Setup of job 2149:
==> flow/design.v (excerpt) <==
module hdmi
#(parameter FREQ=25200000, FS=48000, CTS=25200, N=6144)
 (
   input        I_CLK_PIXEL,
   input        I_RESET,      
   input [7:0]  I_R,
   input [7:0]  I_G,
   input [7:0]  I_B,
   input        I_BLANK,
   input        I_HSYNC,
   input        I_VSYNC,
   input        I_ASPECT_169,
   input        I_AUDIO_ENABLE,
   input [15:0] I_AUDIO_PCM_L,
   input [15:0] I_AUDIO_PCM_R,
   output [9:0] O_RED,    
   output [9:0] O_GREEN,  
   output [9:0] O_BLUE    
);
export LEC_CHECK = 0
export ABC_AREA = 1
export CAP_MARGIN = 20
export CORE_MARGIN = 2
export CORE_UTILIZATION = 25
export CTS_CLUSTER_DIAMETER = 229
export HOLD_SLACK_MARGIN = 0.29
export MAX_ROUTING_LAYER = met5
export MIN_ROUTING_LAYER = met2
export SLEW_MARGIN = 20
create_clock -name core_clock -period 10.0 [get_ports {I_CLK_PIXEL}]
run.sh (not shown) runs the stock make flow with config.mk's settings and CLKGATE_MAP_FILE=.
Edits applied to the flow inputs when going from job 2149 to job 9889:
- MAX_ROUTING_LAYER no longer set, was met5
- HOLD_SLACK_MARGIN no longer set, was 0.29
- CTS_CLUSTER_DIAMETER no longer set, was 229
- CORE_UTILIZATION now 21, was 25
- MIN_ROUTING_LAYER no longer set, was met2
- ABC_AREA no longer set, was 1
- the clock period (ns, I/O delays scaled along) now 10.9, was 10.0
- Relative to job 2149, fraction of power spent switching nets has increased by 0.44 points in job 9889.
- Worst clock skew on the final layout in job 9889 is 23 ps higher than in job 2149
- Area reported by Yosys stat | job 9889 below job 2149
- Total via count in the routed design went down by more than a quarter going from job 2149 to job 9889.
- NOTE placed instance count job 2149->job 9889 increased slightly
- End of the critical path: enc1.dc_bias[3]$_SDFFCE_PN0P_ -> job 2149, enc2.ENCODED[5]$_DFF_P_ -> job 9889
- Job 2149 → job 9889: final cell count rose by 117; final cell utilization of the core fell by 4.5 points; setup slack rose by 710 ps.
- Setup slack after placement: job 9889 better than job 2149
- Job 9889 ends up with a total number of multi-input combinational cells that is about 6% higher than in job 2149.
The following lists how job 9175 was set up differently from job 9889:
- CAP_MARGIN: 20 -> 10
- PLACE_DENSITY: unset -> 0.64
- MAX_ROUTING_LAYER: unset -> met4
- CTS_CLUSTER_SIZE: unset -> 35
- CORE_UTILIZATION: 21 -> 72
- the clock period (ns, I/O delays scaled along): 10.9 -> 6.75
## What came out
- The flow for job 9175 finished, though final verification flagged negative setup slack.
- In the flow results for job 9889 and job 9175, the hold slack is smaller on job 9889.
- Delta (job 9175 minus job 9889): critical path depth saw an increase; total power increased 100%; data required time of the worst path went down; initial antenna violation count saw a decrease.
- Between job 9889 and job 9175, the flow reports area of combinational cells with multiple inputs increasing by a few percent.
- sky130_fd_sc_hd__fa_2 as the library cell contributing the largest single delay on the critical path was reported by job 9175, and sky130_fd_sc_hd__xnor2_1 by job 9889.
- Higher share of total power in the clock network among job 9889 and job 9175: job 9889
- Between job 9175 and job 9889, the sequential cell area does not differ in any meaningful way.
- The minimum clock period in job 9175 was lower than what job 9889 gave.
- Job 9175: register share of the cell area is 0.90 points higher than what job 9889 reported.
For job 1867, these inputs were changed with respect to job 9175:
- ABC_AREA now 1, previously not set
- MAX_ROUTING_LAYER no longer set, was met4
- CAP_MARGIN now 20, was 10
- CTS_CLUSTER_SIZE no longer set, was 35
- PLACE_DENSITY no longer set, was 0.64
- CORE_UTILIZATION now 64, was 72
- the clock period (ns, I/O delays scaled along) now 10.9, was 6.75
==> results <==
Job 1867 went all the way through the flow, and no timing, DRC or antenna check failed.
For the area growth from synthesis to layout, job 1867 came in 3.9 points lower than job 9175 did.
Compared with job 9175, in job 1867 power dropped about 56%; design internal power dropped 54%; placeable core region climbed about 12%.
In the final design statistics, job 1867 uses more standard cells in total than job 9175.
Net switching power delta for job 1867 relative to job 9175: about 60% lower
Worst hold-check slack essentially unchanged between job 1867 and job 9175.
When the final numbers for job 9175 and job 1867 were put side by side, the cell area after placement turned out to be smaller in job 1867.

* * *

Starting RTL as in the previous note.
==> flow/design.v (excerpt) <==
module hdmi
#(parameter FREQ=25200000, FS=48000, CTS=25200, N=6144)
 (
   input        I_CLK_PIXEL,
   input        I_RESET,      
   input [7:0]  I_R,
   input [7:0]  I_G,
   input [7:0]  I_B,
   input        I_BLANK,
   input        I_HSYNC,
   input        I_VSYNC,
   input        I_ASPECT_169,
   input        I_AUDIO_ENABLE,
   input [15:0] I_AUDIO_PCM_L,
   input [15:0] I_AUDIO_PCM_R,
   output [9:0] O_RED,    
   output [9:0] O_GREEN,  
   output [9:0] O_BLUE    
);
clock: 5.85 ns
lec_check: 0
cap_margin: 20
cell_pad_in_sites_detail_placement: 0
core_margin: 2
core_utilization: 70
cts_cluster_diameter: 378
cts_cluster_size: 16
gpl_timing_driven: 1
max_routing_layer: met5
min_routing_layer: met1
place_density_lb_addon: 0.06
setup_slack_margin: 1.36
slew_margin: 20
The first run ran to the end with violations: negative setup slack.
Rerun with:
Settings changed: CAP_MARGIN 20 to 10, CELL_PAD_IN_SITES_DETAIL_PLACEMENT 0 to unset, CORE_UTILIZATION 70 to 68, CTS_CLUSTER_DIAMETER 378 to unset, CTS_CLUSTER_SIZE 16 to 35, GPL_TIMING_DRIVEN 1 to unset, MAX_ROUTING_LAYER met5 to met4, MIN_ROUTING_LAYER met1 to unset, PLACE_DENSITY_LB_ADDON 0.06 to unset, SETUP_SLACK_MARGIN 1.36 to unset.
Clock period 5.85 ns to 8.1 ns, I/O delays scaled along.
The new run ran to the end with no violations. Register-to-register slack gains 2.4 ns. Total power is lower by well over a third. Synthesized cell count stays the same. Final area decreases slightly. Fmax rose slightly. Combinational power went down by well over a third. Critical path depth decreases by 2. Worst hold slack loses 0.0039 ns. Via count is lower by a few percent.
Rerun with:
Settings changed: CORE_UTILIZATION 68 to 72, CTS_CLUSTER_DIAMETER set to 29, HOLD_SLACK_MARGIN set to -0.06, PLACE_DENSITY set to 0.64, SETUP_SLACK_MARGIN set to 1.55.
Clock period 8.1 ns to 6.75 ns, I/O delays scaled along.
Outcome: The changed run reached the layout checks and failed them: max-capacitance violations, max-slew violations, negative setup slack. Non-clock buffer count goes up by 123. Synthesized area is unchanged. Setup slack is worse by 2.1 ns. Total power goes up by 77%. Routed wire length goes up by 38%.
Rerun with:
Settings changed: CTS_CLUSTER_DIAMETER 29 to 27, HOLD_SLACK_MARGIN -0.06 to -0.09, SETUP_SLACK_MARGIN 1.55 to 1.83.
After rerunning: This time the run failed in global routing (5_1_grt) (ODB-0269). Synthesized area does not change. Die area stays the same. Synthesized cell count does not change.
Rerun with:
Settings changed: ABC_AREA set to 1, CAP_MARGIN 10 to 20, CORE_UTILIZATION 72 to 57, CTS_CLUSTER_DIAMETER 27 to unset, CTS_CLUSTER_SIZE 35 to 94, HOLD_SLACK_MARGIN -0.09 to unset, MAX_ROUTING_LAYER met4 to unset, PLACE_DENSITY 0.64 to unset, SETUP_SLACK_MARGIN 1.83 to unset.
Clock period 6.75 ns to 6.28 ns, I/O delays scaled along.
The changed run finished but failed the layout checks on negative setup slack.
Synthesized cell count came out higher by 6.4%.
Die size came out higher by 27%.
Area after synthesis came out higher by 0.63%.
Rerun with:
Settings changed: CORE_UTILIZATION 57 to 40, CTS_CLUSTER_DIAMETER set to 229, CTS_CLUSTER_SIZE 94 to unset, MAX_ROUTING_LAYER set to met5, MIN_ROUTING_LAYER set to met2.
Clock period 6.28 ns to 10.0 ns, I/O delays scaled along.
Now the flow finished but failed the layout checks on design-rule violations; flip-flop count stays the same; power falls by well over a third; setup slack improved by 2.0 ns; cell area shrinks by a few percent; clock power falls by a quarter to a third; count of clock-buffer cells in the layout shrinks by 3; sequential share of layout area climbs by 1.2 points.

* * *

Starting RTL as in the previous note.
export LEC_CHECK = 0
export ABC_AREA = 1
export CAP_MARGIN = 20
export CELL_PAD_IN_SITES_GLOBAL_PLACEMENT = 0
export CORE_MARGIN = 2
export CORE_UTILIZATION = 38
export PLACE_DENSITY_LB_ADDON = 0.29
export SLEW_MARGIN = 20
export TNS_END_PERCENT = 20
create_clock -name core_clock -period 5.4 [get_ports {I_CLK_PIXEL}]
The baseline finished but failed the layout checks on setup timing.
Rerun with:
Settings changed: ABC_AREA 1 to 0, CAP_MARGIN 20 to 10, CELL_PAD_IN_SITES_GLOBAL_PLACEMENT 0 to unset, CORE_UTILIZATION 38 to 72, CTS_CLUSTER_SIZE set to 35, PLACE_DENSITY_LB_ADDON 0.29 to unset, SETUP_SLACK_MARGIN set to -0.45, TNS_END_PERCENT 20 to unset.
Clock period 5.4 ns to 5.0 ns, I/O delays scaled along.
=>
- With this change the flow finished but failed the layout checks on capacitance limit, slew limit, setup timing
- sequential cell count is unchanged
- cell area decreases by a few percent
- total power climbs by well over a third
- die area fell by well over a third
- worst setup slack got worse by 1.6 ns
- cell count falls by about a fifth
- via count increases by a few percent
- critical path depth went down by 3
- non-clock buffer count grows by 9
- register-to-register slack is worse by 1.6 ns
Rerun with:
Settings changed: ABC_AREA 0 to unset, CAP_MARGIN 10 to 20, CORE_UTILIZATION 72 to 30, CTS_CLUSTER_SIZE 35 to unset, SETUP_SLACK_MARGIN -0.45 to unset.
Clock period 5.0 ns to 10.0 ns, I/O delays scaled along.
After rerunning: The new run went through all stages and came out clean. Register-to-register slack gains 4.4 ns. Sequential share of layout area went up by 0.64 points. Final cell count went up by 17%. Worst setup slack gains 4.4 ns. Power went down by 64%. Routed wire length went down by 19%. Critical path depth does not change. Die area went up by 140%. Non-clock buffer count went down by 193. Via count went down by 10%.
Rerun with:
Settings changed: ABC_AREA set to 0, CAP_MARGIN 20 to 30, CELL_PAD_IN_SITES_DETAIL_PLACEMENT set to 2, CELL_PAD_IN_SITES_GLOBAL_PLACEMENT set to 3, CORE_ASPECT_RATIO set to 0.99, CORE_UTILIZATION 30 to 25, CTS_CLUSTER_DIAMETER set to 187, HOLD_SLACK_MARGIN set to 0.01, MAX_ROUTING_LAYER set to met4, MIN_ROUTING_LAYER set to met2, SETUP_SLACK_MARGIN set to 0.76, SLEW_MARGIN 20 to 0.
Outcome:
- The changed run completed without violations
- worst setup slack improved by 0.22 ns
- final area grows by a few percent
- non-clock buffer count grows by 15
- fmax grows by a few percent
- count of clock-buffer cells in the layout grows by 24
- area after synthesis stays the same
- global-route usage grows by 9.7 points
- final cell count grows by a few percent
- routed wire length grows by well over a third
- total power grows by a few percent
Rerun with:
Settings changed: ABC_AREA 0 to unset, CAP_MARGIN 30 to 40, CELL_PAD_IN_SITES_DETAIL_PLACEMENT 2 to unset, CELL_PAD_IN_SITES_GLOBAL_PLACEMENT 3 to unset, CORE_ASPECT_RATIO 0.99 to unset, CORE_MARGIN 2 to 4, CORE_UTILIZATION 25 to 30, CTS_CLUSTER_DIAMETER 187 to unset, CTS_CLUSTER_SIZE set to 95, GPL_ROUTABILITY_DRIVEN set to 0, HOLD_SLACK_MARGIN 0.01 to unset, MAX_ROUTING_LAYER met4 to unset, MIN_ROUTING_LAYER met2 to unset, SETUP_SLACK_MARGIN 0.76 to unset, SLEW_MARGIN 0 to 40.
- global-route usage falls by 9.9 points
- final cell count shrinks by 6.1%
- worst setup slack loses 0.20 ns
- total power shrinks by 6.5%
- sequential cell count stays the same
- worst hold slack improved by 0.0072 ns
- register-to-register slack got worse by 0.20 ns
- combinational power decreases by 5.8%
- core utilization goes up by 5.1 points
- clock-buffer cell count shrinks by 18
- synthesized cell count does not change
No activity file was given, so power comes from the tool's default toggle rates.
